// uart
module uart #(
    parameter DATA_WIDTH = 8,
    parameter FIFO_DEPTH = 16
) (
    input  logic        clk_i,        
    input  logic        rst_ni,       
    input  logic        stb_i,        
    input  logic [ 1:0] adr_i,        
    input  logic [ 3:0] byte_sel_i,   
    input  logic        we_i,         
    input  logic [31:0] dat_i,        
    output logic [31:0] dat_o,        
    input  logic        uart_rx_i,    
    output logic        uart_tx_o     
);
Settings: LEC_CHECK=0, CAP_MARGIN=0, CELL_PAD_IN_SITES_GLOBAL_PLACEMENT=1, CORE_ASPECT_RATIO=0.81, CORE_MARGIN=2, CORE_UTILIZATION=40, CTS_CLUSTER_DIAMETER=69, GPL_TIMING_DRIVEN=0, SETUP_SLACK_MARGIN=1.89, SLEW_MARGIN=15, TNS_END_PERCENT=70; clock period 10.0 ns.
run.sh (not shown) runs the stock make flow with config.mk's settings and CLKGATE_MAP_FILE=.
The first run finished with timing, DRC and antenna clean.
Next try:
Settings changed: ABC_AREA set to 1, CAP_MARGIN 0 to 20, CELL_PAD_IN_SITES_GLOBAL_PLACEMENT 1 to unset, CORE_ASPECT_RATIO 0.81 to unset, CORE_UTILIZATION 40 to 72, CTS_CLUSTER_DIAMETER 69 to unset, CTS_CLUSTER_SIZE set to 13, GPL_TIMING_DRIVEN 0 to unset, SETUP_SLACK_MARGIN 1.89 to unset, SLEW_MARGIN 15 to 20, TNS_END_PERCENT 70 to unset.
Clock period 10.0 ns to 2.57 ns, I/O delays scaled along.
Result: Worst setup slack degrades by 5.3 ns. Cell count rose by 13%. Flip-flop count is unchanged. Cell area went up by 2.8%. Synthesized area is higher by 2.8%. Utilization rose by 37 points. Clock-buffer cell count is higher by 8.


## exp/juniper
Starting RTL as in the previous note.
export LEC_CHECK = 0
export ABC_AREA = 1
export CAP_MARGIN = 25
export CELL_PAD_IN_SITES_GLOBAL_PLACEMENT = 3
export CORE_ASPECT_RATIO = 1.3
export CORE_MARGIN = 2
export CORE_UTILIZATION = 40
export CTS_CLUSTER_DIAMETER = 215
export GPL_ROUTABILITY_DRIVEN = 0
export MAX_ROUTING_LAYER = met4
export MIN_ROUTING_LAYER = met2
export PLACE_DENSITY_LB_ADDON = 0.07
export SETUP_SLACK_MARGIN = 0.77
export SLEW_MARGIN = 20
create_clock -name core_clock -period 4.57 [get_ports {clk_i}]
Both conditions hold for exp/juniper: the flow ran to the end and the final layout passed the timing, DRC and antenna checks.
## Diff of input files: exp/delta against exp/juniper
- CORE_UTILIZATION changed from 40 to 22
- TNS_END_PERCENT newly set to 25
- CELL_PAD_IN_SITES_GLOBAL_PLACEMENT changed from 3 to 0
- On clock latency on the worst-skew pair, exp/delta tracks exp/juniper almost exactly.
- The flow did not stop early for exp/delta: all stages ran, and the layout cleared the timing, DRC and antenna checks.
- exp/delta ends up with a delay of the slowest cell on the worst path that is 0.09 ns lower than in exp/juniper.
- The lower clock network contribution to total cell area came out of exp/juniper.
- Most used routing layer = met3: exp/delta; most used routing layer = met2: exp/juniper
- Compared with exp/juniper, exp/delta is hungrier on power.
- Aggregate routed wire length, exp/delta vs exp/juniper: up by more than 10%
- The worst-case hold slack on exp/juniper is in line with that on exp/delta.
- exp/delta vs exp/juniper on final cell count: exp/delta is the higher one.
- exp/juniper and exp/delta ended up with roughly the same post-layout period usage of the worst path.
- exp/delta: number of tapcells higher than exp/juniper
- exp/delta ended up with a higher clock-buffer cell count than exp/juniper did.
- Reported net switching power: exp/juniper and exp/delta compared, higher one is exp/delta
Input changes introduced in exp/lagoon (baseline for comparison: exp/delta):
- swapping 0.77 for 0.75 in SETUP_SLACK_MARGIN
- swapping 25 for 0 in CAP_MARGIN
- clearing CELL_PAD_IN_SITES_GLOBAL_PLACEMENT, which used to be 0
- putting CTS_CLUSTER_SIZE at 15 where nothing was set
- clearing TNS_END_PERCENT, which used to be 25
- swapping 215 for 178 in CTS_CLUSTER_DIAMETER
- clearing CORE_ASPECT_RATIO, which used to be 1.3
- swapping 22 for 72 in CORE_UTILIZATION
- swapping met2 for met1 in MIN_ROUTING_LAYER
- clearing MAX_ROUTING_LAYER, which used to be met4
- swapping 4.57 for 2.57 in the clock period (ns, I/O delays scaled along)
- exp/lagoon: power consumption 5300 µW above exp/delta
- Compare exp/delta and exp/lagoon | count of clock buffers in the final design lower: exp/lagoon
- Lower register-to-register setup slack among exp/delta and exp/lagoon: exp/lagoon
- Compare exp/delta and exp/lagoon | period utilization lower: exp/delta
- The number of vias in the routed layout in exp/lagoon sits 2333 below the value recorded for exp/delta.
- Against exp/delta, exp/lagoon comes in 1 higher on critical path depth.
- Compared to exp/delta, exp/lagoon shows a narrower setup margin.
Setup changes, exp/lagoon to exp/umber
- removing MIN_ROUTING_LAYER (formerly met1)
- changing SETUP_SLACK_MARGIN from 0.75 to 0.37
- changing CTS_CLUSTER_DIAMETER from 178 to 357
- removing GPL_ROUTABILITY_DRIVEN (formerly 0)
- setting PLACE_DENSITY to 0.4 for the first time
- changing CTS_CLUSTER_SIZE from 15 to 21
- removing PLACE_DENSITY_LB_ADDON (formerly 0.07)
Results
Every stage of the flow completed for exp/umber, and the final layout passed the timing, DRC and antenna checks. Looking only at final critical-path required period, and setting everything else aside, the lower value of exp/lagoon and exp/umber goes to exp/umber. Taking exp/lagoon as the reference, in exp/umber clock power share down 2.6 points, part of the cycle the worst path needs decreased 7.6 points, proportion of power drawn by combinational gates moved down, switching power as a share of total power lower. Summary of exp/umber over exp/lagoon: utilization of the core after routing now sits lower, area taken by flip-flops and latches moved down, total design power lower. Going from exp/lagoon to exp/umber, cell area -about 5.3%, hold slack -0.081 ns.


alpha:
Starting RTL as in the previous note.
Settings: LEC_CHECK=0, ABC_AREA=1, CAP_MARGIN=0, CORE_MARGIN=2, CORE_UTILIZATION=72, CTS_CLUSTER_DIAMETER=366, CTS_CLUSTER_SIZE=13, MIN_ROUTING_LAYER=met1, PLACE_DENSITY_LB_ADDON=0.07, SETUP_SLACK_MARGIN=0.27, SLEW_MARGIN=25; clock period 2.57 ns.
Modified inputs, beta compared to alpha
- SETUP_SLACK_MARGIN changed from 0.27 to 0.76
- CTS_CLUSTER_DIAMETER changed from 366 to 38
- GPL_ROUTABILITY_DRIVEN newly set to 0
- SLEW_MARGIN changed from 25 to 20
- CTS_CLUSTER_SIZE changed from 13 to 100
[summary]
The layout from beta, despite a flow that completed every stage, fails the layout checks, with the failing checks listed as negative setup slack.
From alpha to beta the numbers moved as follows: clock group total power grew by 49%, timing-limited maximum frequency shrank by about 20%, portion of total power attributed to the clock network grew by 7.1 points, share of the cycle needed by the critical path after routing grew by 25 points.
Diff alpha -> beta: final non-filler cell area went up about 11%; fraction of area in clock buffers and inverters went up 2.3 points.
Edits applied to the flow inputs when going from beta to gamma:
- a change of CTS_CLUSTER_DIAMETER from 38 to 53
- a change of SETUP_SLACK_MARGIN from 0.76 to 0.34
- a deleted PLACE_DENSITY_LB_ADDON that had been 0.07
- an added PLACE_DENSITY of 0.4
- a change of CTS_CLUSTER_SIZE from 100 to 13
- a deleted MIN_ROUTING_LAYER that had been met1
==> comparison <==
Re pin count of the biggest net entering global routing: gamma and beta aren't equal, and the lower value belongs to beta. Delta (gamma minus beta): total routing resource utilization after global routing decreased by 3.6 points relative to the old numbers, via count now sits lower. gamma completed every stage of the flow, and the final layout passed the timing, DRC and antenna checks. Re portion of total power attributed to the clock network: gamma is 4.6 points down on beta. | maximum resistive drop on vdd | lower: gamma |. gamma vs. beta: number of buffers and inverters on the critical path went down by 1. Cell leakage power | gamma below beta. Post-synthesis to final-layout area growth is lower on gamma. Summary — minimum clock period, gamma relative to beta: lower, by 0.67 ns. Cmp gamma vs beta: worst slack on hold paths higher in gamma. When gamma is measured against beta, its proportion of total power due to net switching turns out 3.1 points lower.
Relative to gamma, the following input files were edited for delta:
- clearing PLACE_DENSITY, which used to be 0.4
- putting PLACE_DENSITY_LB_ADDON at 0.05 where nothing was set
- clearing GPL_ROUTABILITY_DRIVEN, which used to be 0
- clearing CTS_CLUSTER_DIAMETER, which used to be 53
- swapping 0.34 for 0.74 in SETUP_SLACK_MARGIN
- swapping 13 for 14 in CTS_CLUSTER_SIZE
- swapping 0 for 20 in CAP_MARGIN
## What came out
- On delta: first-pass GRT wire length is 4.6 mm higher than what gamma gave.
- Diff gamma -> delta | global-route usage | increase of 2.2 points
- STATUS run=delta STAGES=ALL_DONE FINAL_CHECKS=FAILED CAUSE=negative setup slack
- Between delta and gamma, the routed wire length per instance is lower for gamma.
- Final count of pins violating max slew came out exactly the same in delta and gamma.
- Measured against each other, delta and gamma differ in total power consumption of the routed design, the higher figure coming from delta.
- Cmp delta vs gamma: power density over the cells lower in delta
- Between gamma and delta, final worst-path setup slack decreased.
- Going from gamma to delta, clock buffer instance count of the final layout shrinks by 6.
Power is estimated from default activity; no workload was simulated.
